Design battle_ship, start of the top module:
module battle_ship(
      input wire clk,			 
      input wire clr,
      input wire btnU,
      input wire btnD,
      input wire btnR,
      input wire btnL,
      input wire sel,
	    input sw,
      output wire [2:0] red,	 
      output wire [2:0] green,   
      output wire [1:0] blue,	     
      output wire [3:0] an,
      output wire [7:0] seg,
      output wire hsync,		 
      output wire vsync			 
	);
	wire clock_4Hz = clk;
	wire clock_25Mhz = clk;
	wire turn;
	wire phase;
  wire finish;
	wire [27: 0] pships;
	wire [27: 0] cships;
  wire [27: 0] c_curr_guess;
  wire [27: 0] p_curr_guess;
	assign cships = 28'b1000000100010000000000010000;
	wire db_btnR;
	wire db_btnL;
	wire db_btnU;
	wire db_btnD;
	wire db_btnSel;
	wire db_btnRst;
	debouncer db_r(
    .clk (clock_4Hz),
		.rst (clr),
    .btn_in (btnR),
    .btn_out (db_btnR)
	);
	debouncer db_l(
		.clk (clock_4Hz),
		.rst (clr),
		.btn_in (btnL),
		.btn_out (db_btnL)
	);
	debouncer db_u(
		.clk (clock_4Hz),
		.rst (clr),
		.btn_in (btnU),
		.btn_out (db_btnU)
	);
	debouncer db_d(
		.clk (clock_4Hz),
		.rst (clr),
		.btn_in (btnD),
		.btn_out (db_btnD)
	);
	debouncer db_sel(
		.clk (clock_4Hz),
		.rst (clr),
		.btn_in (sel),
		.btn_out (db_btnSel)
	);
	assign db_btnRst = clr;
	wire [27:0] cguess;
	wire [27:0] pguess;
	vga640x480 myDisplay(
		.clk(clock_25Mhz),
		.rst(clr),
		.phase(phase),
    .finish (finish),
		.cships(cships),
		.pships(pships),
		.hsync(hsync),
		.vsync(vsync),
		.cguess(cguess),
		.pguess(pguess),
		.red(red),
		.green(green),
		.blue(blue)
	);
	select_phase confirm_select(
		.clk (clock_4Hz),
		.rst (clr),
		.sel (db_btnSel),
		.seg (seg),
		.an (an),
		.phase (phase),
		.pships (pships)
	);
	select mySelections(
		.clk (clock_4Hz),
		.rst (db_btnRst),     	 
		.phase (phase),   		 
		.sel  (db_btnSel),     	 
		.btnU (db_btnU),
		.btnR (db_btnR),
		.btnL (db_btnL),
		.btnD (db_btnD),
		.seg (seg),
		.an (an)
	);
  correct_guess_counter correct_guesses(
      .clk (clock_4Hz),
      .rst (clr),
  ...
Size: roughly 1,800 cells after synthesis, roughly 240 flip-flops, ~30 I/O pins.
Settings: LEC_CHECK=0, CAP_MARGIN=20, CORE_MARGIN=2, CORE_UTILIZATION=72, PLACE_DENSITY=0.78, SETUP_SLACK_MARGIN=-0.22, SLEW_MARGIN=20; clock period 3.59 ns.
run.sh (not shown) runs the stock make flow with config.mk's settings and CLKGATE_MAP_FILE=.
The first run completed, yet does not pass: negative setup slack.
Next try:
- CORE_UTILIZATION: 72 -> 40
- PLACE_DENSITY: 0.78 -> unset
- SETUP_SLACK_MARGIN: -0.22 -> unset
- clock period: 3.59 -> 10.0 ns (I/O delays scaled with it)
Result: The changed run finished clean. Power drops by 63%. Worst hold slack is about the same. Final area shrinks by 6.9%. Critical path depth went down by 8. Cell count rises by 1.1%. Global-route usage fell by 25 points. Via count came out lower by about 16%. Wire length shrinks by about 13%. Synthesized cell count does not change. Non-clock buffer count shrinks by 177.
Next try:
- clock period: 10.0 -> 4.75 ns (I/O delays scaled with it)
- The new run went through all stages and came out clean
- worst hold slack is about the same
- non-clock buffer count climbs by 24
- power climbs by 100%
- critical path depth climbs by 9
- via count hardly moves

---

Starting RTL as in the previous note.
export LEC_CHECK = 0
export CAP_MARGIN = 20
export CORE_MARGIN = 2
export CORE_UTILIZATION = 65
export SETUP_SLACK_MARGIN = 1.17
export SLEW_MARGIN = 20
create_clock -name core_clock -period 4.49 [get_ports {clk}]
The starting point completed, yet does not pass: max-capacitance violations, max-slew violations.
Then changed:
Settings changed: CORE_UTILIZATION 65 to 66, SETUP_SLACK_MARGIN 1.17 to unset.
Clock period 4.49 ns to 3.43 ns, I/O delays scaled along.
Outcome: Now the flow completed, yet does not pass: negative setup slack; maximum frequency goes up by 2.9%; via count goes up by 0.69%; sequential power goes up by 29%; die area goes down by 1.5%; wire length goes down by 1.3%; sequential cell count does not change; cell count goes up by 6.3%.
Then changed:
Settings changed: CORE_UTILIZATION 66 to 54, CTS_CLUSTER_SIZE set to 61.
Clock period 3.43 ns to 5.4 ns, I/O delays scaled along.
What happened:
- Now the flow went through all stages and came out clean
- total power shrinks by 42%
- critical path depth drops by 1
- flip-flop count is unchanged
- setup slack improved by 1400 ps
Then changed:
Settings changed: CORE_UTILIZATION 54 to 70, CTS_CLUSTER_SIZE 61 to 32.
Clock period 5.4 ns to 8.68 ns, I/O delays scaled along.
What happened: Die size falls by about a fifth. Clock-buffer cell count falls by 6. Global-route usage rises by 12 points. Worst hold slack improved by 5.3 ps. Cell count falls by a few percent.

---

battle_ship again, from the RTL that the note above started with.
clock: 6.87 ns
lec_check: 0
cap_margin: 5
core_aspect_ratio: 0.85
core_margin: 2
core_utilization: 72
cts_cluster_size: 31
setup_slack_margin: 0.61
slew_margin: 20
The first run went through all stages and came out clean.
Change:
CAP_MARGIN = 20   (was 5)
CORE_ASPECT_RATIO = unset   (was 0.85)
CTS_CLUSTER_SIZE = unset   (was 31)
PLACE_DENSITY_LB_ADDON = 0.25   (was unset)
SETUP_SLACK_MARGIN = unset   (was 0.61)
clock period = 3.9 ns   (was 6.87 ns; I/O delays follow)
=> With this change the flow finished but failed the layout checks on setup timing; register-to-register slack degrades by 2.2 ns; setup slack degrades by 2.2 ns; cell area went up by a few percent; sequential power went up by well over a third; count of clock-buffer cells in the layout stays the same; non-clock buffer count went up by 98; routed wire length went up by a few percent; hold slack barely changes; cell count went up by a few percent.
Change:
ABC_AREA = 1   (was unset)
CTS_CLUSTER_DIAMETER = 204   (was unset)
CTS_CLUSTER_SIZE = 20   (was unset)
=>
- With this change the flow never finished: it broke off in clock tree synthesis (DPL-0033)
- die size is about the same
- synthesized area is about the same
- synthesized cell count climbs by about a fifth
Change:
ABC_AREA = unset   (was 1)
CTS_CLUSTER_DIAMETER = unset   (was 204)
CTS_CLUSTER_SIZE = unset   (was 20)
PLACE_DENSITY_LB_ADDON = unset   (was 0.25)
SETUP_SLACK_MARGIN = -0.22   (was unset)
clock period = 3.58 ns   (was 3.9 ns; I/O delays follow)
After rerunning: The new run finished but failed the layout checks on setup timing; die size hardly moves; area after synthesis stays flat; synthesized cell count shrinks by 16%.

---

Setup of alpha:
Starting RTL as in the previous note.
// battle_ship
module battle_ship(
      input wire clk,			 
      input wire clr,
      input wire btnU,
      input wire btnD,
      input wire btnR,
      input wire btnL,
      input wire sel,
	    input sw,
      output wire [2:0] red,	 
      output wire [2:0] green,   
      output wire [1:0] blue,	     
      output wire [3:0] an,
      output wire [7:0] seg,
      output wire hsync,		 
      output wire vsync			 
	);
clock: 4.26 ns
lec_check: 0
cap_margin: 20
core_margin: 2
core_utilization: 65
cts_cluster_diameter: 28
setup_slack_margin: 1.17
slew_margin: 20
tns_end_percent: 5
> inputs changed (alpha -> beta)
# alpha
export LEC_CHECK = 0
export CAP_MARGIN = 20
export CORE_MARGIN = 2
export CORE_UTILIZATION = 65
export CTS_CLUSTER_DIAMETER = 28
export SETUP_SLACK_MARGIN = 1.17
export SLEW_MARGIN = 20
export TNS_END_PERCENT = 5
create_clock -name core_clock -period 4.26 [get_ports {clk}]
# beta
export LEC_CHECK = 0
export CAP_MARGIN = 20
export CORE_MARGIN = 2
export CORE_UTILIZATION = 56
export SLEW_MARGIN = 20
create_clock -name core_clock -period 5.21 [get_ports {clk}]
==> results <==
- Total power: beta below alpha
- For the non-clock buffer count, beta came in 102 lower than alpha did.
- alpha → beta: arrival time of data at the critical path endpoint has increased, TritonCTS buffer count decreased by 24 relative to the old numbers, clock-cell share of area lost 4.5 points, wire length of the first global-routing pass lost about 11%.
- Comparing beta with alpha, the net switching share of the total power came out essentially unchanged.
- On relative contribution of combinational cells to total power, the higher figure sits with alpha, not beta.
- Relative to alpha, setup slack has increased by 0.35 ns in beta.
- Critical path data required time in beta vs alpha: up 0.94 ns
- Of beta and alpha, beta shows the higher clock skew, with alpha below it.
Setup changes, beta to gamma
# beta
export LEC_CHECK = 0
export CAP_MARGIN = 20
export CORE_MARGIN = 2
export CORE_UTILIZATION = 56
export SLEW_MARGIN = 20
create_clock -name core_clock -period 5.21 [get_ports {clk}]
# gamma
export LEC_CHECK = 0
export ABC_AREA = 1
export CAP_MARGIN = 20
export CORE_MARGIN = 2
export CORE_UTILIZATION = 72
export SLEW_MARGIN = 20
create_clock -name core_clock -period 4.46 [get_ports {clk}]
Findings:
- Across beta and gamma, a clean result was obtained everywhere but in gamma.
- Tool error GRT-0232 stopped gamma during global routing; no final results.
- Re height of the die: gamma is about 12% down on beta.
- Delta (gamma minus beta): post-cts hold-fix buffer tally closely matched the old numbers, average size of a mapped cell decreased by about 16% relative to the old numbers, part of the Yosys area used for sequential elements closely matched the old numbers, post-synth area from yosys stat closely matched the old numbers.
- The cell area after synthesis of gamma and that of beta are within noise of each other.
- Cell count listed in synth_stat.txt for gamma: 343 up relative to beta
- Number of unique standard cell types used by synthesis: lower on gamma
- Comparing beta and gamma, the higher effective utilization at floorplan is on gamma.
For delta, these inputs were changed with respect to gamma:
# gamma
export LEC_CHECK = 0
export ABC_AREA = 1
export CAP_MARGIN = 20
export CORE_MARGIN = 2
export CORE_UTILIZATION = 72
export SLEW_MARGIN = 20
create_clock -name core_clock -period 4.46 [get_ports {clk}]
# delta
export LEC_CHECK = 0
export ABC_AREA = 1
export CAP_MARGIN = 20
export CORE_MARGIN = 2
export CORE_UTILIZATION = 72
export CTS_CLUSTER_SIZE = 100
export SLEW_MARGIN = 20
export TNS_END_PERCENT = 10
create_clock -name core_clock -period 5.25 [get_ports {clk}]
## What came out
delta: flow complete, layout not clean; failing: setup timing
As far as post-synth tally of flip-flops with integrated enable is concerned, gamma and delta perform about the same.
delta does better than gamma on placed wire-length estimate after detailed placement.
The count of instances resized after the clock tree is built in delta was lower than what gamma gave.
Per the comparison of delta with gamma, post-synthesis register bit count about even, placed cell count down 219.
delta vs gamma: routability-driven placement congestion ratio down
The following lists how epsilon was set up differently from delta:
# delta
export LEC_CHECK = 0
export ABC_AREA = 1
export CAP_MARGIN = 20
export CORE_MARGIN = 2
export CORE_UTILIZATION = 72
export CTS_CLUSTER_SIZE = 100
export SLEW_MARGIN = 20
export TNS_END_PERCENT = 10
create_clock -name core_clock -period 5.25 [get_ports {clk}]
# epsilon
export LEC_CHECK = 0
export ABC_AREA = 1
export CAP_MARGIN = 20
export CORE_MARGIN = 2
export CORE_UTILIZATION = 72
export SLEW_MARGIN = 20
export TNS_END_PERCENT = 15
create_clock -name core_clock -period 13.4 [get_ports {clk}]
epsilon vs delta — aggregate negative setup slack rose 0.37 ns.
Completing all stages was not enough for delta: its layout failed the final checks because of setup timing.
Every stage of the flow completed for epsilon, and the final layout passed the timing, design-rule and antenna checks.
Post-route met1 wirelength ended up about 5.4% lower on epsilon than on delta.
Overall via count from detail_route: epsilon and delta compared, higher one is delta
Relative to delta, setup slack has increased by 7.65 ns in epsilon.
nor4_1 as the critical-path cell with the highest stage delay was reported by epsilon, and fa_1 by delta.
Multi-input logic portion of the cell area | epsilon above delta
Power figures rest on the tool's default switching activity, not on a simulated workload.
